==> design/flow/design.v <==
module ALU(
	input 			[15:0]	a,
	input 			[15:0]	b,
	input 			[3:0] 	opcode,
	output	reg 	[15:0]	out
);
always @(a, b, opcode) begin
	case (opcode)
		4'b0000: out <= b;			 
		4'b0001: out <= a + b;
		4'b0010: out <= a * b;
		4'b0011: out <= (b == 16'd0) ? 16'hFFFF : a / b;	 
		4'b0100: out <= a > b;
		4'b0101: out <= a == b;
		4'b0110: out <= a >> b;
		4'b0111: out <= a << b;
		4'b1000: out <= a - b;
		4'b1001: out <= a >>> b;	 
		4'b1010: out <= ~a;
		4'b1011: out <= a < b;		
		4'b1100: out <= a & b;		 
		4'b1101: out <= a | b;		 
		4'b1110: out <= a ^ b;		 
		4'b1111: out <= 16'd0;		 
		default: out <= 16'd0;
	endcase
end
endmodule 
module Mux_2(
	input 	 		select,
	input [15:0] 	a,
	input [15:0] 	b,
	output [15:0] 	out
);
assign out = select? b : a;
endmodule 
module Sign_ext_8(
	input 	[7:0] 	a,
	output 	[15:0] 	out
);
assign out = {{8{a[7]}}, a};
endmodule 
module Reg(
	input 						enable,
	input 						clk,
	input 						rst,
	input 			[15:0] 	D,
	output 	reg	[15:0] 	Q
);
always @(posedge clk) begin
	if (rst) Q <= 16'd0;
	else case (enable)
		1'b1:		Q <= D;
		1'b0:		Q <= Q;
		default: Q <= Q;
	endcase
end
endmodule 
module Register_file(
	input							clk,
	input							rst,
	input 						read_enable,
	input							write_enable,
	input 			[3:0]		reg1,
	input				[3:0]		reg2,
	input				[15:0] 	in_data,
	output	reg	[15:0]	out_data1,
	output	reg	[15:0]	out_data2
);
	reg [15:0]	enable;
	wire [15:0] r_out [0:15];
	Reg r0 (.enable(enable[0]), .clk(clk), .rst(rst), .D(in_data), .Q(r_out[0]));
	Reg r1 (.enable(enable[1]), .clk(clk), .rst(rst), .D(in_data), .Q(r_out[1]));
	Reg r2 (.enable(enable[2]), .clk(clk), .rst(rst), .D(in_data), .Q(r_out[2]));
	Reg r3 (.enable(enable[3]), .clk(clk), .rst(rst), .D(in_data), .Q(r_out[3]));
	Reg r4 (.enable(enable[4]), .clk(clk), .rst(rst), .D(in_data), .Q(r_out[4]));
	Reg r5 (.enable(enable[5]), .clk(clk), .rst(rst), .D(in_data), .Q(r_out[5]));
	Reg r6 (.enable(enable[6]), .clk(clk), .rst(rst), .D(in_data), .Q(r_out[6]));
	Reg r7 (.enable(enable[7]), .clk(clk), .rst(rst), .D(in_data), .Q(r_out[7]));
	Reg r8 (.enable(enable[8]), .clk(clk), .rst(rst), .D(in_data), .Q(r_out[8]));
	Reg r9 (.enable(enable[9]), .clk(clk), .rst(rst), .D(in_data), .Q(r_out[9]));
	Reg r10 (.enable(enable[10]), .clk(clk), .rst(rst), .D(in_data), .Q(r_out[10]));
	Reg r11 (.enable(enable[11]), .clk(clk), .rst(rst), .D(in_data), .Q(r_out[11]));
	Reg r12 (.enable(enable[12]), .clk(clk), .rst(rst), .D(in_data), .Q(r_out[12]));
	Reg r13 (.enable(enable[13]), .clk(clk), .rst(rst), .D(in_data), .Q(r_out[13]));
	Reg r14 (.enable(enable[14]), .clk(clk), .rst(rst), .D(in_data), .Q(r_out[14]));
	Reg r15 (.enable(enable[15]), .clk(clk), .rst(rst), .D(in_data), .Q(r_out[15]));
always @(*) begin
	case (read_enable)
		1'b1:	begin
			out_data1 = r_out[reg1];
			out_data2 = r_out[reg2];
		end
		default: begin
			out_data1 = 16'd0;
			out_data2 = 16'd0;
		end
	endcase
	case (write_enable)
		1'b1: enable = 16'd1 << reg1;
		default: enable = 16'd0;
	endcase
end
endmodule
module PC_counter(
	input 						replace,		 
	input 						increment,	 
	input 						add,			 
	input 						clk,
	input 						rst,
	input 			[15:0] 	D,
	output 	reg	[15:0] 	Q
);
always @(posedge clk) begin
	if (rst) begin
		Q <= 16'd0;
	end else if (replace) begin
		Q <= D;
	end else if (increment) begin
		Q <= Q + 1'b1;
	end else if (add) begin
		Q <= Q + D;
	end
end
endmodule 
module tick_FSM(
	input					clk,
	input					rst,
	output reg	[4:0]	tick
);
always @(posedge clk) begin
	if (rst) tick <= 5'b10000;
	else case (tick)
		5'b10000: 	tick <= 5'b01000;		 
		5'b01000: 	tick <= 5'b00100;		 
		5'b00100: 	tick <= 5'b00010;		 
		5'b00010: 	tick <= 5'b00001;		 
		5'b00001: 	tick <= 5'b10000;		 
		default: 	tick <= 5'b10000;
	endcase
end
endmodule 
module Control_unit(
	input 						clk,
	input 						rst,
	input							enable,
	input 			[15:0] 	instruction,
	input				[4:0]		tick,
	input 			[15:0]	alu_out,
	output			[3:0]		Reg_a,
	output			[3:0] 	Reg_b,
	output 			[7:0] 	Sign_ext_in,
	output	reg				Reg_r_enable,
	output	reg				Reg_w_enable,
	output 	reg				ALU_mux,				 
	output	reg				Sign_mux,			 
	output 	reg				write_data_mux,
	output 	reg				disp_enable,
	output 	reg	[2:0] 	PC_enables,
	output	reg	[3:0] 	ALU_op
);
assign Reg_a = instruction[11:8];
assign Reg_b = instruction[7:4];
assign Sign_ext_in = instruction[7:0];
reg				Reg_r_enable_q, Reg_w_enable_q, ALU_mux_q, Sign_mux_q, write_data_mux_q, disp_enable_q;
reg		[2:0]	PC_enables_q;
reg		[3:0]	ALU_op_q;
always @(posedge clk) begin
	if (rst) begin
		Reg_r_enable_q <= 1'b0;
		Reg_w_enable_q <= 1'b0;
		ALU_mux_q <= 1'b0;
		Sign_mux_q <= 1'b0;
		write_data_mux_q <= 1'b0;
		disp_enable_q <= 1'b0;
		PC_enables_q <= 3'b0;
		ALU_op_q <= 4'b0;
	end else begin
		Reg_r_enable_q <= Reg_r_enable;
		Reg_w_enable_q <= Reg_w_enable;
		ALU_mux_q <= ALU_mux;
		Sign_mux_q <= Sign_mux;
		write_data_mux_q <= write_data_mux;
		disp_enable_q <= disp_enable;
		PC_enables_q <= PC_enables;
		ALU_op_q <= ALU_op;
	end
end
always @(*) begin
	Reg_r_enable = Reg_r_enable_q;
	Reg_w_enable = Reg_w_enable_q;
	ALU_mux = ALU_mux_q;
	Sign_mux = Sign_mux_q;
	write_data_mux = write_data_mux_q;
	disp_enable = disp_enable_q;
	PC_enables = PC_enables_q;
	ALU_op = ALU_op_q;
	case (enable)
		1'b1: begin
			case (tick)
				5'b10000: begin
					Reg_w_enable = 1'b0;
					disp_enable = 1'b0;
					case (instruction[15:12])
						4'b0000: begin
						end
						4'b1111: begin
						end
						default: begin
						end
					endcase
				end
				5'b01000: begin
					Sign_mux = 1'b1;
					case (instruction[15:12])
						4'b0000: begin
							Reg_r_enable = 1'b1;
						end
						4'b1111: begin
						end
						default: begin
							Reg_r_enable = 1'b1;
						end
					endcase
				end
				5'b00100: begin
					Reg_r_enable = 1'b0;
					case (instruction[15:12])
						4'b0000: begin
							ALU_mux = 1'b0;					 
							ALU_op = instruction[3:0];		 
						end
						4'b1111: begin
						end
						default: begin
							ALU_mux = 1'b1;		 
							case (instruction[15:12])
								4'b0001: ALU_op = 4'b0001;	 
								4'b0010: ALU_op = 4'b0000;	 
								4'b0011: ALU_op = 4'b1100;	 
								4'b0100: ALU_op = 4'b1101;	 
								4'b0101: ALU_op = 4'b1110;	 
								4'b0110: ALU_op = 4'b0111;	 
								4'b0111: ALU_op = 4'b0110;	 
								4'b1000: ALU_op = 4'b1001;	 
								4'b1001: ALU_op = 4'b1010;	 
								4'b1010: begin 					 
									Sign_mux = 1'b0;
									ALU_op = 4'b0101;
								end
								4'b1011: begin						 
									Sign_mux = 1'b0;
									ALU_op = 4'b0100;	
								end
								4'b1100: begin						 
									Sign_mux = 1'b0;
									ALU_op = 4'b1011;	
								end
								4'b1101: ;	 
								4'b1110: ;	 
								default: ALU_op = 4'b0000;
							endcase
						end
					endcase
				end
				5'b00010: begin
					case (instruction[15:12])
						4'b0000: begin
						end
						4'b1111: begin
						end
						default: begin
						end
					endcase
				end
				5'b00001: begin
					case (instruction[15:12])
						4'b0000: begin
							write_data_mux = 1'b0;
							Reg_w_enable = 1'b1;
							PC_enables = 3'b010;
						end
						4'b1111: begin
						end
						default: begin
							case (instruction[15:12])
								4'b1001: disp_enable = 1'b1;	 
								4'b1010: begin 					 
									PC_enables = alu_out[0]? 3'b100 : 3'b010;
								end
								4'b1011: begin						 
									PC_enables = alu_out[0]? 3'b100 : 3'b010;
								end
								4'b1100: begin						 
									PC_enables = alu_out[0]? 3'b100 : 3'b010;
								end
								4'b1101: ;	 
								4'b1110: ;	 
								default: begin
									write_data_mux = 1'b0;
									Reg_w_enable = 1'b1;
									PC_enables = 3'b010;
								end
							endcase
						end
					endcase
				end
				default: begin	 
				end
			endcase
		end
		default: begin
			Reg_r_enable = 1'b0;
			Reg_w_enable = 1'b0;
			ALU_op = 4'b0;
		end
	endcase
end
endmodule 
module RISC_16(
	output	[15:0]		t_alu_in1, 
	output	[15:0]		t_alu_in2,
	output	[15:0]		t_alu_out,
	input 				clk,
	input 				rst,			 
	input 				enable,
	input 	[15:0] 	instruction,
	output 	[4:0] 	tick_out,
	output 	[15:0] 	display
);
assign 	t_alu_in1 = alu_in1; 
assign	t_alu_in2 = alu_in2;
assign 	t_alu_out = alu_out;
wire 	[15:0] 	alu_out;
wire 	[3:0]		reg_a, reg_b;
wire 	[3:0] 	alu_op;
wire	[2:0]		pc_enables;
wire 				reg_r_enable, reg_w_enable, alu_mux, w_data_mux, sign_mux, disp_enable; 
wire 	[15:0] 	alu_in1, alu_in2, reg_in1, reg_in2, reg_out2, reg_data_in, sign_out, sign_mux_out, pc_out;
wire 	[7:0] 	sign_in;
wire	[4:0]		tick;
assign tick_out = tick;
Control_unit C0 (
	.clk(clk),
	.rst(rst),
	.enable(enable),
	.instruction(instruction),
	.tick(tick),
	.alu_out(alu_out),
	.Reg_a(reg_a),
	.Reg_b(reg_b),
	.Sign_ext_in(sign_in),
	.Reg_r_enable(reg_r_enable),
	.Reg_w_enable(reg_w_enable),
	.ALU_mux(alu_mux),
	.Sign_mux(sign_mux),
	.write_data_mux(w_data_mux),
	.disp_enable(disp_enable),
	.PC_enables(pc_enables),
	.ALU_op(alu_op)
);
Register_file R0 (
	.clk(clk),
	.rst(rst),
	.read_enable(reg_r_enable),
	.write_enable(reg_w_enable),
	.reg1(reg_a),
	.reg2(reg_b),
	.in_data(reg_data_in),
	.out_data1(alu_in1),
	.out_data2(reg_out2)
);
PC_counter PC(
	.replace(pc_enables[0]),
	.increment(pc_enables[1]),
	.add(pc_enables[2]),
	.clk(clk),
	.rst(rst),
	.D(sign_out),
	.Q(pc_out)
);
ALU Alu (
	.a(alu_in1),
	.b(alu_in2),
	.opcode(alu_op),
	.out(alu_out)
);
tick_FSM Tick (
	.clk(clk),
	.rst(rst),
	.tick(tick)
);
Mux_2 ALU_mux (
	.select(alu_mux),
	.a(reg_out2),
	.b(sign_mux_out),
	.out(alu_in2)
);
Mux_2 Write_data_mux (
	.select(w_data_mux),
	.a(alu_out),
	.b(alu_out),		 
	.out(reg_data_in)
);
Mux_2 Sign_ext_mux(
	.select(sign_mux),
	.a(16'd0),
	.b(sign_out),		
	.out(sign_mux_out)
);
Sign_ext_8 sign_x (
	.a(sign_in),
	.out(sign_out)
);
Reg disp_register(
	.enable(disp_enable),
	.clk(clk),
	.rst(rst),
	.D(~alu_out),
	.Q(display)			 
);
endmodule 
==> design/flow/run.sh <==
#!/bin/bash
# the make line also repeats each setting of config.mk as NAME=value (left out here)
make -C /OpenROAD-flow-scripts/flow DESIGN_CONFIG=/design/flow/config.mk WORK_HOME=/design/flow/orfs CLKGATE_MAP_FILE= finish
==> design/flow/config.mk <==
export PLATFORM = sky130hd
export DESIGN_NAME = RISC_16
export DESIGN_NICKNAME = RISC_16
export VERILOG_FILES = /design/flow/design.v
export SDC_FILE = /design/flow/constraint.sdc
export NUM_CORES = 4
export LEC_CHECK = 0
export ABC_AREA = 1
export CAP_MARGIN = 20
export CORE_MARGIN = 2
export CORE_UTILIZATION = 61
export CTS_CLUSTER_DIAMETER = 329
export MAX_ROUTING_LAYER = met4
export SLEW_MARGIN = 20
==> design/flow/constraint.sdc <==
create_clock -name core_clock -period 37.9 [get_ports {clk}]
set_input_delay 7.5800 -clock core_clock [delete_from_list [all_inputs] [get_ports {clk}]]
set_output_delay 7.5800 -clock core_clock [all_outputs]
set_load 0.01 [all_outputs]
==> results of run 1 <==
through the flow:
| stage | cell area (sq um) | hold slack [ps] |
|---|---|---|
| CTS | 37050 | 505.9 |
| detailed placement | 33230 | 483.1 |
| global placement | 33230 | 481.3 |
| floorplan | 28040 | 501.3 |
timing repair:
action	CTS
cloned	2
gates resized	217
pin swaps	163
setup endpoints to repair	4
buffers inserted	320
routing by layer:
| metal | GRT usage | overflow |
|---|---|---|
| met1 | 0.8027 | 64 |
| met2 | 0.9681 | 444 |
| met3 | 0.6134 | 55 |
| met4 | 0.7148 | 171 |
| met5 | - | - |
==> results.toml, run 1 <==
# physical design summary
[run_status]
outcome = "did not finish"
failed_stage = "global routing (5_1_grt)"
error = "[ERROR GRT-0116] Global routing finished with congestion. Check the congestion regions in the DRC Viewer."

[synth]
synth.mux.area_fraction = 0.0003610
top_area_cell = "dfxtp_1"
adder_share = 0.1661
yosysWarnings = 6
common_cells = "nand2_1, inv_1, o21ai_0, a21oi_1, nor2_1"
topCellsByArea = "dfxtp_1, nand2_1, ha_1"
synth_top_cell_by_count = "nand2_1"
synthArstFlopShare = 0
synth_cell_type_count = 68
simple_gate_area_frac = 0.2732
ys_seq_share = 0.2065
ys_top_logic_family = "simple AND/OR/NAND/NOR gates"
xor_area_frac = 0.03253
syn_area_sq_um = 27730
synth_flops = 286
synth_cells = 4198
syn-num-nets = 4536
syn_area_per_cell_sq_um = 6.606
aoi_share = 0.2260
edf_count = 0
synth-main-ff-cell = "dfxtp_1"
synth.top_cell.area_share = 0.2065
yosys_area_sq_um = 27730
yosys-stat-cells = 4198

[global_routing]
track_usage = 0.7969
grt_overflow_total = 734

[clocking]
cts_buffers = 25
htree_num_levels = 1
cts-root-buf = "clkbuf_16"
ctsHoldBuffers = 0
cts_max_path_buffers = 3
clock-sinks = 286

[floorplan]
die_height_um = 217.2
die_area_sq_um = 47180
die_w_um = 217.2
ios = 88
coreArea_sq_um = 45090
fp_util = 0.6150
rows = 78

[placed_design]
portBuffers = 87
hpwl_um = 85750
gp_congestion = 1.109
dp_slack_ps = -6699
dp.cells = 5270
==> run 2, diff against run 1 <==
- ABC_AREA: 1 -> 0
- CAP_MARGIN: 20 -> 30
- CELL_PAD_IN_SITES_GLOBAL_PLACEMENT: default -> 2
- CORE_ASPECT_RATIO: default -> 0.85
- CORE_MARGIN: 2 -> 7
- CORE_UTILIZATION: 61 -> 44
- CTS_CLUSTER_DIAMETER: 329 -> default
- GPL_ROUTABILITY_DRIVEN: default -> 0
- MAX_ROUTING_LAYER: met4 -> default
- MIN_ROUTING_LAYER: default -> met1
- PLACE_DENSITY: default -> 0.75
- SETUP_SLACK_MARGIN: default -> -2.0
- SLEW_MARGIN: 20 -> 5
- clock period: 37.9 -> 86.9 ns (I/O delays scaled with it)
==> run 2 against run 1 <==
Now clean on timing, DRC and antenna. Die area is 59% higher. Area after synthesis is 7.3% higher. Synthesized cell count is 6.7% lower.
==> results.toml, run 2 <==
# flow metrics
[timing]
hold_ws_ps = 479.3
rsz0062_at_grt = "false"
relSlewSlack = 0.2606
fin_crit_sh = 0.8524
finClkSkew_ps = 16.01
final.setup.tns_ps = 0
finalSetupViolCount = 0
final-hold-violation-count = 0
setup_slack_ps = 12820
fin_crit_ps = 74080
slew_viol_final = 0
max_freq_ghz = 0.01350
worst_slew_pin_slew_ps = 1104

[synth]
topCellsByArea = "dfxtp_1, ha_1, nand2_1"
synth.top_cell.area_share = 0.1924
syn-num-nets = 4255
common_cells = "nand2_1, nor2_1, dfxtp_1, a21oi_1, o21ai_0"
aoi_share = 0.2637
yosys-stat-cells = 3917
adder_share = 0.1548
synth_cell_type_count = 112
synthArstFlopShare = 0
synth-main-ff-cell = "dfxtp_1"
syn_area_sq_um = 29760
synth.mux.area_fraction = 0.05587
syn_area_per_cell_sq_um = 7.598
yosys_area_sq_um = 29760
edf_count = 0
yosysWarnings = 6
ys_top_logic_family = "AND-OR/OR-AND gates"
xor_area_frac = 0.03098
synth_cells = 3917
synth_flops = 286
simple_gate_area_frac = 0.2343
ys_seq_share = 0.1924
synth_top_cell_by_count = "nand2_1"
top_area_cell = "dfxtp_1"

[global_routing]
grt_overflow_total = 0
antenna_found_initial = 8
grt_pass1_vias = 30550
grt_max_degree = 130
track_usage = 0.3750
grt_pass1_wl_um = 211500

[route]
initialDrtViolationCount = 5113
via_count = 32920
remaining_drc_errors = 0
viasPerCell = 6.807
dr.pass1.iters = 10
wire_per_inst_um = 30.65
antenna_left = 0
wl_um = 148200

[clocking]
cts_buffers = 28
clkSlewWorstSetupHoldPaths_ps = 70
post-cts-setup-buffer-count = 0
htree_num_levels = 1
clock-sinks = 286
cts-root-buf = "clkbuf_16"
cts_tree = "built"
cts_resized = 0
ctsHoldBuffers = 0
cts_max_path_buffers = 3
worstSkewPairLatency_ps = 590

[floorplan]
die_area_sq_um = 75140
die_height_um = 253.8
rows = 87
coreArea_sq_um = 66620
fp_util = 0.4468
ios = 88
die_w_um = 296.1

[setup_path]
start_kind = "primary input"
path_max_fanout = 55
path_depth = 159
worstRegToRegCells = 158
slowest_stage = "nor4b_2"
crit_type = "in -> out"
cpMostUsedCell = "o21a_1"
cp_data_required_time_ps = 69520
r2r-end = "R0.r8.Q[0]"
crit_path_end = "t_alu_out[0]"
crit_family = "AND-OR/OR-AND gates"
r2r_setup_slack_ps = 48730
critPathBufInv = 11
critPathLaunch = "instruction[6]"
r2r_start = "Tick.tick[1]"
worst_ep_arrival_time_ps = 56700
cp-end-kind = "output pin"
critical-path-max-stage-delay_ps = 960

[cells_and_area]
comb_area_sq_um = 22130
fillers = 6691
fin_nets = 4259
regArea_sq_um = 5725
syn_to_final_growth_pct = 10.09

[placed_design]
hpwl_um = 110200
portBuffers = 87
dp_slack_ps = 13450

[run_status]
outcome = "timing/DRC/antenna clean"

[min_path]
hp-start = "R0.r10.Q[2]"
min_path_cells = 2
hp-class = "reg -> reg"
min_to = "R0.r10.Q[2]"

[flow_run]
drv_cap = 0
warnings = 68
==> run 2: stage by stage <==
step | instances | instance area [sq um] | util
after CTS | 4826 | 32700 | 0.4909
final | 4836 | 32770 | 0.4918
after floorplan | 3917 | 29760 | -
after detailed placement | 4776 | 31700 | 0.4758
after global placement | 4765 | 31570 | 0.4739
after global routing | 4831 | 32750 | 0.4917
==> run 2: final cells by class <==
cell class | count | share of cell area
multi-input combinational | 3157 | 0.6755
clock inverter | 12 | 0.005995
antenna | 5 | 0.0003819
sequential | 286 | 0.1747
clock buffer | 38 | 0.02471
inverter | 220 | 0.02520
timing repair buffer | 228 | 0.05953
tap | 890 | 0.03399
==> run 2: layer usage <==
layer,up-vias,GRT usage,routed length (um)
met1,15830,0.5347,63250
li1,14170,-,-
met5,-,0,57
met2,2421,0.4946,55400
met3,492,0.1591,22530
met4,8,0.1347,6996
==> run 3, diff against run 2 <==
- ABC_AREA: 0 -> default
- CAP_MARGIN: 30 -> 20
- CELL_PAD_IN_SITES_GLOBAL_PLACEMENT: 2 -> default
- CORE_ASPECT_RATIO: 0.85 -> default
- CORE_MARGIN: 7 -> 2
- CORE_UTILIZATION: 44 -> 40
- GPL_ROUTABILITY_DRIVEN: 0 -> default
- MIN_ROUTING_LAYER: met1 -> default
- PLACE_DENSITY: 0.75 -> default
- SETUP_SLACK_MARGIN: -2.0 -> 3.01
- SLEW_MARGIN: 5 -> 20
- clock period: 86.9 -> 68.2 ns (I/O delays scaled with it)
==> run 3 against run 2 <==
Synthesized cell count unchanged. Setup slack worse by 7100 ps. Still clean. Routed wire length down 2.2%. Critical path depth up 1. Area after synthesis unchanged. Critical path type unchanged. Cell count up 1.3%. Worst hold slack about the same. Final area up 0.46%.
==> results.toml, run 3 <==
# flow metrics
[clocking]
cts-root-buf = "clkbuf_16"
ctsHoldBuffers = 0
clkSlewWorstSetupHoldPaths_ps = 60
cts_buffers = 28
cts_max_path_buffers = 3
htree_num_levels = 1
cts_tree = "built"
worstSkewPairLatency_ps = 600
clock-sinks = 286

[setup_path]
start_kind = "primary input"
path_max_fanout = 46
r2r-end = "disp_register.Q[0]"
worstRegToRegCells = 158
r2r_start = "Tick.tick[1]"
cpMostUsedCell = "o21a_1"
critPathBufInv = 10
worst_ep_arrival_time_ps = 48850
crit_type = "in -> out"
crit_path_end = "t_alu_out[0]"
critPathLaunch = "instruction[10]"
crit_family = "AND-OR/OR-AND gates"
cp-end-kind = "output pin"
critical-path-max-stage-delay_ps = 620
cp_data_required_time_ps = 54560
slowest_stage = "buf_4"
r2r_setup_slack_ps = 33530
path_depth = 160

[route]
antenna_left = 0
viasPerCell = 6.525
wire_per_inst_um = 29.59
via_count = 31980
initialDrtViolationCount = 3950
remaining_drc_errors = 0
wl_um = 145000
dr.pass1.iters = 6

[synth]
edf_count = 0
synth.mux.area_fraction = 0.05587
xor_area_frac = 0.03098
syn_area_sq_um = 29760
simple_gate_area_frac = 0.2343
synthArstFlopShare = 0
synth_cells = 3917
yosysWarnings = 6
synth_top_cell_by_count = "nand2_1"
synth_flops = 286
top_area_cell = "dfxtp_1"
synth-main-ff-cell = "dfxtp_1"
ys_top_logic_family = "AND-OR/OR-AND gates"
ys_seq_share = 0.1924
syn-num-nets = 4255
topCellsByArea = "dfxtp_1, ha_1, nand2_1"
common_cells = "nand2_1, nor2_1, dfxtp_1, a21oi_1, o21ai_0"
synth.top_cell.area_share = 0.1924
syn_area_per_cell_sq_um = 7.598
synth_cell_type_count = 112
aoi_share = 0.2637
adder_share = 0.1548
yosys-stat-cells = 3917
yosys_area_sq_um = 29760

[global_routing]
antenna_found_initial = 3
grt_max_degree = 99
grt_pass1_wl_um = 209200
grt_pass1_vias = 30050
grt_overflow_total = 0
track_usage = 0.3647

[flow_run]
warnings = 63
drv_cap = 0

[floorplan]
die_area_sq_um = 76600
die_height_um = 276.8
die_w_um = 276.8
rows = 100
coreArea_sq_um = 74070
fp_util = 0.4018
ios = 88

[min_path]
min_to = "R0.r0.Q[6]"
hp-start = "R0.r0.Q[6]"
min_path_cells = 2
hp-class = "reg -> reg"

[timing]
finalSetupViolCount = 0
final-hold-violation-count = 0
finClkSkew_ps = 28.55
rsz0062_at_grt = "false"
fin_crit_ps = 62490
final.setup.tns_ps = 0
fin_crit_sh = 0.9163
slew_viol_final = 0
setup_slack_ps = 5708
relSlewSlack = 0.1230
worst_slew_pin_slew_ps = 1313
max_freq_ghz = 0.01600

[placed_design]
dp_slack_ps = 3276
portBuffers = 87
gp_congestion = 1.095
hpwl_um = 106500

[run_status]
outcome = "timing/DRC/antenna clean"

[cells_and_area]
fin_nets = 4250
syn_to_final_growth_pct = 10.60
fillers = 7643
## run 3: what timing repair did
action,CTS,global route
hold endpoints to repair,0,0
endpoints found under the setup margin,0,2
gates resized,0,55
buffers inserted,0,7
## run 3: area by class of cell
type,count,area [sq um],area share
flip-flops and latches,286,5725,0.1739
clock buffers,39,792.0,0.02406
diodes,1,2.502,0.00007602
well taps,969,1212,0.03683
multi-input cells,3158,22280,0.6768
inverters,220,834.6,0.02535
clock inverters,10,168.9,0.005132
repair buffers,218,1902,0.05778
## run 3: per-layer routing
layer / GRT usage / wire length, um
met1: 0.4557 / 55180
met2: 0.5551 / 61940
met3: 0.07711 / 15240
met4: 0.2674 / 12630
met5: 0 / 13
## run 3: metrics by stage
| stage | hold slack (ps) | std cells | util | instance area, sq um |
|---|---|---|---|---|
| global placement | 455.6 | 4841 | 0.4271 | 31640 |
| detailed placement | 465.3 | 4841 | 0.4272 | 31640 |
| CTS | 476.8 | 4890 | 0.4401 | 32600 |
| global route | 491.5 | 4900 | 0.4444 | 32910 |
| floorplan | 436.6 | 3917 | - | 29760 |
| finish | 479.3 | 4901 | 0.4444 | 32920 |
==> run 4, diff against run 3 <==
- CORE_UTILIZATION: 40 -> 27
- SETUP_SLACK_MARGIN: 3.01 -> default
- clock period: 68.2 -> 89.5 ns (I/O delays scaled with it)
==> run 4 against run 3 <==
Clock skew down 11 ps. Register-to-register slack better by 19000 ps. Still clean. Critical path depth is 2 lower.
==> results.toml, run 4 <==
# flow metrics
[global_routing]
track_usage = 0.2511
grt_pass1_wl_um = 212300
antenna_found_initial = 4
grt_pass1_vias = 30530
grt_max_degree = 113
grt_overflow_total = 0

[timing]
max_freq_ghz = 0.01344
finalSetupViolCount = 0
hold_ws_ps = 475.1
finClkSkew_ps = 17.81
worst_slew_pin_slew_ps = 1287
rsz0062_at_grt = "false"
fin_crit_sh = 0.8314
final.setup.tns_ps = 0
relSlewSlack = 0.1402
final-hold-violation-count = 0
slew_viol_final = 0
fin_crit_ps = 74410

[setup_path]
r2r_setup_slack_ps = 52130
r2r-end = "R0.r9.Q[0]"
cp_data_required_time_ps = 71600
r2r_start = "Tick.tick[1]"
path_max_fanout = 43
cpMostUsedCell = "o21a_1"
worstRegToRegCells = 154
crit_type = "in -> out"
slowest_stage = "nor2b_1"
path_depth = 158
crit_path_end = "t_alu_out[0]"
crit_family = "AND-OR/OR-AND gates"
critPathBufInv = 13
critPathLaunch = "instruction[5]"
start_kind = "primary input"
critical-path-max-stage-delay_ps = 1080
worst_ep_arrival_time_ps = 56510
cp-end-kind = "output pin"

[synth]
syn-num-nets = 4255
synth.top_cell.area_share = 0.1924
yosys_area_sq_um = 29760
synth_flops = 286
adder_share = 0.1548
synth_cells = 3917
syn_area_sq_um = 29760
edf_count = 0
yosys-stat-cells = 3917
synth-main-ff-cell = "dfxtp_1"
top_area_cell = "dfxtp_1"
ys_top_logic_family = "AND-OR/OR-AND gates"
synth_cell_type_count = 112
yosysWarnings = 6
aoi_share = 0.2637
synthArstFlopShare = 0
xor_area_frac = 0.03098
syn_area_per_cell_sq_um = 7.598
synth_top_cell_by_count = "nand2_1"
topCellsByArea = "dfxtp_1, ha_1, nand2_1"
ys_seq_share = 0.1924
synth.mux.area_fraction = 0.05587
simple_gate_area_frac = 0.2343
common_cells = "nand2_1, nor2_1, dfxtp_1, a21oi_1, o21ai_0"

[flow_run]
drv_cap = 0
warnings = 66

[route]
remaining_drc_errors = 0
dr.pass1.iters = 6
antenna_left = 0
wire_per_inst_um = 27.20
wl_um = 147400
via_count = 32230
viasPerCell = 5.949
initialDrtViolationCount = 4119

[clocking]
cts_tree = "built"
cts_max_path_buffers = 3
htree_num_levels = 1
post-cts-setup-buffer-count = 0
clkSlewWorstSetupHoldPaths_ps = 60
cts_resized = 0
ctsHoldBuffers = 0
clock-sinks = 286
cts_buffers = 31
worstSkewPairLatency_ps = 610
cts-root-buf = "clkbuf_16"

[cells_and_area]
syn_to_final_growth_pct = 12.62
final-instance-count-excl-fill = 5417
fin_nets = 4253
fillers = 11810
final_core_util = 0.3071

[placed_design]
gp_congestion = 1.044
hpwl_um = 107700
dp.cells = 5358
portBuffers = 87

[min_path]
min_to = "R0.r6.Q[9]"
hp-start = "R0.r6.Q[9]"
hp-class = "reg -> reg"
min_path_cells = 2

[floorplan]
coreArea_sq_um = 109200
rows = 121
die_area_sq_um = 112900
die_height_um = 336.0
ios = 88
fp_util = 0.2727
die_w_um = 336.0

[run_status]
outcome = "timing/DRC/antenna clean"
-- run 4: stage by stage --
step,instance area (sq um),setup WS (ps)
3_3_place_gp,32360,16670
5_1_grt,33510,12150
6_report,33520,15090
4_1_cts,33510,15840
3_5_place_dp,32390,15970
2_1_floorplan,29760,21450
-- run 4: per-layer routing --
metal	vias up	wire, um	GRT usage
li1	14180	-	-
met1	15430	58550	0.3198
met5	-	31	0
met4	4	10860	0.1511
met2	2046	62000	0.3827
met3	573	15910	0.06084
-- run 4: cell type report --
class / count / area [sq um] / share of cell area
Antenna cell: 1 / 2.502 / 0.00007466
Clock buffer: 41 / 883.3 / 0.02636
Clock inverter: 17 / 237.7 / 0.007093
Inverter: 220 / 825.8 / 0.02464
Multi-Input combinational cell: 3157 / 22150 / 0.6609
Sequential cell: 286 / 5725 / 0.1708
Tap cell: 1476 / 1847 / 0.05510
Timing Repair Buffer: 219 / 1846 / 0.05506
==> run 5, diff against run 4 <==
- ABC_AREA: default -> 1
- CAP_MARGIN: 20 -> 30
- CORE_ASPECT_RATIO: default -> 0.85
- CORE_UTILIZATION: 27 -> 72
- CTS_CLUSTER_DIAMETER: default -> 304
- CTS_CLUSTER_SIZE: default -> 61
- HOLD_SLACK_MARGIN: default -> -0.1
- MAX_ROUTING_LAYER: default -> met4
- MIN_ROUTING_LAYER: default -> met1
- SETUP_SLACK_MARGIN: default -> -2.0
- clock period: 89.5 -> 42.0 ns (I/O delays scaled with it)
==> run 5 against run 4 <==
The run now fails in global routing (5_1_grt). Synthesized cell count grew 7.2%. Area after synthesis shrank 6.8%. Die area shrank 64%.
==> results.toml, run 5 <==
# physical design summary
[run_status]
outcome = "did not finish"
failed_stage = "global routing (5_1_grt)"
error = "[ERROR GRT-0232] Routing congestion too high. Check the congestion heatmap in the GUI."

[clocking]
cts-root-buf = "clkbuf_16"
htree_num_levels = 1
cts_buffers = 8
cts_max_path_buffers = 3
ctsHoldBuffers = 0
clock-sinks = 286

[synth]
synth.top_cell.area_share = 0.2065
adder_share = 0.1661
syn-num-nets = 4536
common_cells = "nand2_1, inv_1, o21ai_0, a21oi_1, nor2_1"
yosys-stat-cells = 4198
yosysWarnings = 6
synth_cells = 4198
yosys_area_sq_um = 27730
top_area_cell = "dfxtp_1"
ys_top_logic_family = "simple AND/OR/NAND/NOR gates"
synthArstFlopShare = 0
topCellsByArea = "dfxtp_1, nand2_1, ha_1"
synth_top_cell_by_count = "nand2_1"
syn_area_per_cell_sq_um = 6.606
ys_seq_share = 0.2065
syn_area_sq_um = 27730
synth_flops = 286
synth.mux.area_fraction = 0.0003610
simple_gate_area_frac = 0.2732
synth_cell_type_count = 68
xor_area_frac = 0.03253
aoi_share = 0.2260
synth-main-ff-cell = "dfxtp_1"
edf_count = 0

[global_routing]
track_usage = 0.9093
grt_overflow_total = 716

[floorplan]
die_w_um = 216.9
coreArea_sq_um = 38150
rows = 66
ios = 88
die_height_um = 184.9
die_area_sq_um = 40110
fp_util = 0.7268

[placed_design]
hpwl_um = 82900
portBuffers = 87
gp_congestion = 1.291
dp.cells = 5149
[run 5: per-stage QoR]
step / cell area (sq um) / worst slack (ps)
2_1_floorplan: 27970 / -2759
3_3_place_gp: 32730 / -2947
3_5_place_dp: 32770 / -4740
4_1_cts: 33610 / -3394
[run 5: what timing repair did]
action / in CTS
gates cloned: 1
gates resized: 64
setup endpoints to repair: 2
setup buffers: 55
pin swaps: 72
[run 5: per-layer routing]
| layer | GRT overflow | global-route usage |
|---|---|---|
| met1 | 88 | 0.8943 |
| met4 | 178 | 0.8932 |
| met5 | - | - |
| met3 | 84 | 0.8049 |
| met2 | 366 | 1.017 |
==> run 6, diff against run 5 <==
- ABC_AREA: 1 -> default
- CAP_MARGIN: 30 -> 20
- CELL_PAD_IN_SITES_DETAIL_PLACEMENT: default -> 2
- CORE_ASPECT_RATIO: 0.85 -> default
- CORE_UTILIZATION: 72 -> 31
- CTS_CLUSTER_DIAMETER: 304 -> 343
- CTS_CLUSTER_SIZE: 61 -> 30
- GPL_ROUTABILITY_DRIVEN: default -> 0
- GPL_TIMING_DRIVEN: default -> 0
- HOLD_SLACK_MARGIN: -0.1 -> -0.06
- MAX_ROUTING_LAYER: met4 -> default
- MIN_ROUTING_LAYER: met1 -> met2
- SETUP_SLACK_MARGIN: -2.0 -> default
- SLEW_MARGIN: 20 -> 35
- clock period: 42.0 -> 70.0 ns (I/O delays scaled with it)
==> run 6 against run 5 <==
The flow again stops in global routing (5_1_grt). Synthesized cell count is 6.7% lower. Die area is 150% higher. Area after synthesis is 7.3% higher.
==> results.toml, run 6 <==
# physical design summary
[synth]
yosys_area_sq_um = 29760
adder_share = 0.1548
simple_gate_area_frac = 0.2343
synthArstFlopShare = 0
top_area_cell = "dfxtp_1"
ys_seq_share = 0.1924
synth_top_cell_by_count = "nand2_1"
edf_count = 0
aoi_share = 0.2637
yosys-stat-cells = 3917
synth-main-ff-cell = "dfxtp_1"
syn_area_per_cell_sq_um = 7.598
yosysWarnings = 6
syn_area_sq_um = 29760
common_cells = "nand2_1, nor2_1, dfxtp_1, a21oi_1, o21ai_0"
synth_cells = 3917
synth.mux.area_fraction = 0.05587
synth.top_cell.area_share = 0.1924
xor_area_frac = 0.03098
ys_top_logic_family = "AND-OR/OR-AND gates"
synth_flops = 286
syn-num-nets = 4255
topCellsByArea = "dfxtp_1, ha_1, nand2_1"
synth_cell_type_count = 112

[placed_design]
portBuffers = 86
place_area_sq_um = 32630
hpwl_um = 158900

[clocking]
ctsHoldBuffers = 0
cts_max_path_buffers = 3
cts_buffers = 13
htree_num_levels = 1
cts-root-buf = "clkbuf_16"
clock-sinks = 286

[floorplan]
coreArea_sq_um = 95010
ios = 88
fp_util = 0.3133
rows = 113
die_w_um = 313.9
die_height_um = 313.9
die_area_sq_um = 98500

[global_routing]
grt_overflow_total = 1771
track_usage = 0.8145

[run_status]
failed_stage = "global routing (5_1_grt)"
error = "[ERROR GRT-0116] Global routing finished with congestion. Check the congestion regions in the DRC Viewer."
outcome = "did not finish"
-- run 6: stage by stage --
stage	setup WS [ps]	instances	hold WS, ps	util
after floorplan	9753	3917	436.6	-
after global placement	-1174	5268	456.9	0.3390
after detailed placement	-3895	5280	470.7	0.3434
after CTS	73.04	5297	488.8	0.3486
-- run 6: what timing repair did --
action	in CTS
setup endpoints to repair	2
hold endpoints to repair	0
pin swaps	2
resized	32
buffers inserted	4
gates cloned	0
-- run 6: routing by layer --
| layer | GRT usage | GRT overflow |
|---|---|---|
| met1 | - | - |
| met4 | 0.7341 | 376 |
| met2 | 0.8212 | 535 |
| met5 | 0.6165 | 119 |
| met3 | 0.8814 | 741 |
==> run 7, diff against run 6 <==
- CELL_PAD_IN_SITES_DETAIL_PLACEMENT: 2 -> default
- CORE_UTILIZATION: 31 -> 61
- CTS_CLUSTER_DIAMETER: 343 -> default
- CTS_CLUSTER_SIZE: 30 -> 33
- GPL_ROUTABILITY_DRIVEN: 0 -> default
- GPL_TIMING_DRIVEN: 0 -> default
- HOLD_SLACK_MARGIN: -0.06 -> default
- MAX_ROUTING_LAYER: default -> met4
- MIN_ROUTING_LAYER: met2 -> default
- SLEW_MARGIN: 35 -> 20
- clock period: 70.0 -> 62.7 ns (I/O delays scaled with it)
==> run 7 against run 6 <==
Now clean on timing, DRC and antenna. Synthesized cell count stayed put. Area after synthesis unchanged. Die area is 49% lower.
==> results.toml, run 7 <==
# flow metrics
[synth]
ys_seq_share = 0.1924
ys_top_logic_family = "AND-OR/OR-AND gates"
yosys-stat-cells = 3917
synth-main-ff-cell = "dfxtp_1"
top_area_cell = "dfxtp_1"
synth.top_cell.area_share = 0.1924
synth_top_cell_by_count = "nand2_1"
simple_gate_area_frac = 0.2343
common_cells = "nand2_1, nor2_1, dfxtp_1, a21oi_1, o21ai_0"
adder_share = 0.1548
aoi_share = 0.2637
xor_area_frac = 0.03098
synth.mux.area_fraction = 0.05587
synth_flops = 286
synth_cells = 3917
synth_cell_type_count = 112
topCellsByArea = "dfxtp_1, ha_1, nand2_1"
syn-num-nets = 4255
yosysWarnings = 6
synthArstFlopShare = 0
yosys_area_sq_um = 29760
syn_area_per_cell_sq_um = 7.598
edf_count = 0
syn_area_sq_um = 29760

[route]
initialDrtViolationCount = 6939
wl_um = 151900
via_count = 35220
dr.pass1.iters = 17
viasPerCell = 7.696
antenna_left = 0
wire_per_inst_um = 33.19
remaining_drc_errors = 0

[timing]
fin_crit_ps = 60830
fin_crit_sh = 0.9701
worst_slew_pin_slew_ps = 1364
finClkSkew_ps = 27.02
finalSetupViolCount = 0
final-hold-violation-count = 0
relSlewSlack = 0.08758
slew_viol_final = 0
setup_slack_ps = 1874
max_freq_ghz = 0.01644
final.setup.tns_ps = 0

[min_path]
hp-class = "reg -> reg"
min_to = "R0.r8.Q[9]"
min_path_cells = 2
hp-start = "R0.r8.Q[9]"

[floorplan]
coreArea_sq_um = 47950
rows = 80
die_area_sq_um = 50570
fp_util = 0.6207
ios = 88
die_w_um = 224.9
die_height_um = 224.9

[cells_and_area]
fin_nets = 4256
final_core_util = 0.6808
syn_to_final_growth_pct = 9.682

[clocking]
cts_tree = "built"
htree_num_levels = 1
ctsHoldBuffers = 0
clkSlewWorstSetupHoldPaths_ps = 70
cts_buffers = 29
cts_max_path_buffers = 3
worstSkewPairLatency_ps = 640
clock-sinks = 286
cts-root-buf = "clkbuf_16"

[setup_path]
critPathBufInv = 10
cpMostUsedCell = "o21a_1"
r2r_start = "Tick.tick[1]"
critical-path-max-stage-delay_ps = 950
cp_data_required_time_ps = 50160
path_depth = 157
worstRegToRegCells = 157
crit_path_end = "t_alu_out[0]"
critPathLaunch = "instruction[7]"
crit_family = "AND-OR/OR-AND gates"
cp-end-kind = "output pin"
worst_ep_arrival_time_ps = 48290
start_kind = "primary input"
path_max_fanout = 32
slowest_stage = "nor2_1"
r2r-end = "R0.r15.Q[0]"
r2r_setup_slack_ps = 27350
crit_type = "in -> out"

[global_routing]
grt_pass1_wl_um = 218400
grt_pass1_vias = 32830
grt_max_degree = 139
antenna_found_initial = 16
track_usage = 0.6047
grt_overflow_total = 0

[placed_design]
gp_congestion = 1.230
hpwl_um = 107300
portBuffers = 87
dp_slack_ps = -619.1

[flow_run]
warnings = 68
drv_cap = 0

[run_status]
outcome = "timing/DRC/antenna clean"
-- run 7: timing repair --
| action | in CTS | in global routing |
|---|---|---|
| setup buffers | 0 | 16 |
| resized | 4 | 59 |
| pin swaps | 1 | 5 |
| gates cloned | 2 | 0 |
| setup endpoints to repair | 1 | 2 |
-- run 7: cell type report --
type	instances	area (sq um)
Multi-Input combinational cell	3159	22410
Inverter	220	833.3
Sequential cell	286	5725
Timing Repair Buffer	222	1922
Tap cell	615	769.5
Fill cell	4077	15300
Clock inverter	10	72.57
Antenna cell	22	55.05
Clock buffer	42	854.6
-- run 7: routing by layer --
layer  global-route usage  share of wire
met1               0.6770           0.33
met2               0.7801           0.37
met3               0.3505           0.19
met4               0.4555           0.11
met5                    -              0
-- run 7: stage by stage --
step / cell area, sq um / hold WS (ps) / instances
2_1_floorplan: 29760 / 436.6 / 3917
3_3_place_gp: 31170 / 448.5 / 4481
3_5_place_dp: 31200 / 458.4 / 4482
4_1_cts: 32170 / 467.1 / 4536
5_1_grt: 32630 / 483.4 / 4570
6_report: 32640 / 471.1 / 4576
==> run 8, diff against run 7 <==
- ABC_AREA: default -> 0
- CORE_ASPECT_RATIO: default -> 1.82
- CORE_UTILIZATION: 61 -> 65
- CTS_CLUSTER_DIAMETER: default -> 376
- CTS_CLUSTER_SIZE: 33 -> 69
- MAX_ROUTING_LAYER: met4 -> default
- clock period: 62.7 -> 70.0 ns (I/O delays scaled with it)
==> run 8 against run 7 <==
The flow now stops in global routing (5_1_grt). Area after synthesis is the same. Synthesized cell count is the same. Die area shrank 5.9%.
==> results.toml, run 8 <==
# physical design summary
[run_status]
outcome = "did not finish"
failed_stage = "global routing (5_1_grt)"
error = "[ERROR GRT-0116] Global routing finished with congestion. Check the congestion regions in the DRC Viewer."

[clocking]
post-cts-setup-buffer-count = 0
cts-root-buf = "clkbuf_16"
clock-sinks = 286
cts_buffers = 8
ctsHoldBuffers = 0
htree_num_levels = 1
cts_resized = 0
cts_max_path_buffers = 3

[synth]
adder_share = 0.1548
synth_cells = 3917
xor_area_frac = 0.03098
common_cells = "nand2_1, nor2_1, dfxtp_1, a21oi_1, o21ai_0"
synth.mux.area_fraction = 0.05587
syn_area_sq_um = 29760
syn_area_per_cell_sq_um = 7.598
synth_flops = 286
yosys_area_sq_um = 29760
yosysWarnings = 6
synth-main-ff-cell = "dfxtp_1"
synth_cell_type_count = 112
aoi_share = 0.2637
synthArstFlopShare = 0
synth.top_cell.area_share = 0.1924
ys_top_logic_family = "AND-OR/OR-AND gates"
syn-num-nets = 4255
edf_count = 0
simple_gate_area_frac = 0.2343
topCellsByArea = "dfxtp_1, ha_1, nand2_1"
ys_seq_share = 0.1924
synth_top_cell_by_count = "nand2_1"
top_area_cell = "dfxtp_1"
yosys-stat-cells = 3917

[placed_design]
hpwl_um = 107600
gp_congestion = 1.231
portBuffers = 87

[global_routing]
grt_overflow_total = 60
track_usage = 0.6708

[floorplan]
coreArea_sq_um = 45190
die_w_um = 162.6
ios = 88
fp_util = 0.6586
rows = 105
die_height_um = 292.7
die_area_sq_um = 47590
[run 8: per-layer routing]
metal | GRT overflow | track usage
met2 | 27 | 0.9122
met1 | 1 | 0.6576
met5 | 0 | 0.09514
met4 | 31 | 0.7291
met3 | 1 | 0.4012
[run 8: metrics by stage]
step	instance area [sq um]	cells	util	setup slack (ps)
2_1_floorplan	29760	3917	-	9753
3_3_place_gp	31160	4463	0.6896	4992
3_5_place_dp	31170	4463	0.6897	3437
4_1_cts	31430	4473	0.6953	3304
==> run 9, diff against run 8 <==
- CAP_MARGIN: 20 -> 10
- CELL_PAD_IN_SITES_DETAIL_PLACEMENT: default -> 1
- CELL_PAD_IN_SITES_GLOBAL_PLACEMENT: default -> 2
- CORE_ASPECT_RATIO: 1.82 -> 0.76
- CORE_MARGIN: 2 -> 7
- CORE_UTILIZATION: 65 -> 44
- CTS_CLUSTER_DIAMETER: 376 -> default
- CTS_CLUSTER_SIZE: 69 -> default
- GPL_ROUTABILITY_DRIVEN: default -> 0
- MIN_ROUTING_LAYER: default -> met2
- PLACE_DENSITY: default -> 0.75
- SETUP_SLACK_MARGIN: default -> -2.0
- SLEW_MARGIN: 20 -> 5
- TNS_END_PERCENT: default -> 75
- clock period: 70.0 -> 86.9 ns (I/O delays scaled with it)
==> run 9 against run 8 <==
The run again fails in global routing (5_1_grt). Area after synthesis did not move. Synthesized cell count stayed put. Die area is 58% higher.
==> results.toml, run 9 <==
# physical design summary
[synth]
yosysWarnings = 6
yosys-stat-cells = 3917
syn_area_per_cell_sq_um = 7.598
aoi_share = 0.2637
synth_cell_type_count = 112
yosys_area_sq_um = 29760
ys_top_logic_family = "AND-OR/OR-AND gates"
synthArstFlopShare = 0
edf_count = 0
topCellsByArea = "dfxtp_1, ha_1, nand2_1"
synth_cells = 3917
synth_flops = 286
syn_area_sq_um = 29760
synth-main-ff-cell = "dfxtp_1"
synth.top_cell.area_share = 0.1924
xor_area_frac = 0.03098
common_cells = "nand2_1, nor2_1, dfxtp_1, a21oi_1, o21ai_0"
synth_top_cell_by_count = "nand2_1"
synth.mux.area_fraction = 0.05587
ys_seq_share = 0.1924
adder_share = 0.1548
syn-num-nets = 4255
simple_gate_area_frac = 0.2343
top_area_cell = "dfxtp_1"

[clocking]
cts_buffers = 27
cts-root-buf = "clkbuf_16"
post-cts-setup-buffer-count = 0
htree_num_levels = 1
cts_resized = 0
clock-sinks = 286
ctsHoldBuffers = 0
cts_max_path_buffers = 3

[global_routing]
track_usage = 0.7389
grt_overflow_total = 602

[floorplan]
die_w_um = 312.3
die_height_um = 240.7
ios = 88
die_area_sq_um = 75190
fp_util = 0.4484
coreArea_sq_um = 66380
rows = 82

[placed_design]
portBuffers = 87
place_area_sq_um = 31520
hpwl_um = 115200
dp.cells = 4753

[run_status]
failed_stage = "global routing (5_1_grt)"
error = "[ERROR GRT-0116] Global routing finished with congestion. Check the congestion regions in the DRC Viewer."
outcome = "did not finish"
## run 9: per-layer routing
metal	track usage	GRT overflow
met1	-	-
met2	0.7573	47
met3	0.8661	419
met4	0.5188	51
met5	0.6467	85
## run 9: metrics by stage
| step | worst slack, ps | hold WS, ps |
|---|---|---|
| 2_1_floorplan | 19890 | 436.6 |
| 3_3_place_gp | 15280 | 458.3 |
| 3_5_place_dp | 13170 | 465.9 |
| 4_1_cts | 13010 | 475.6 |
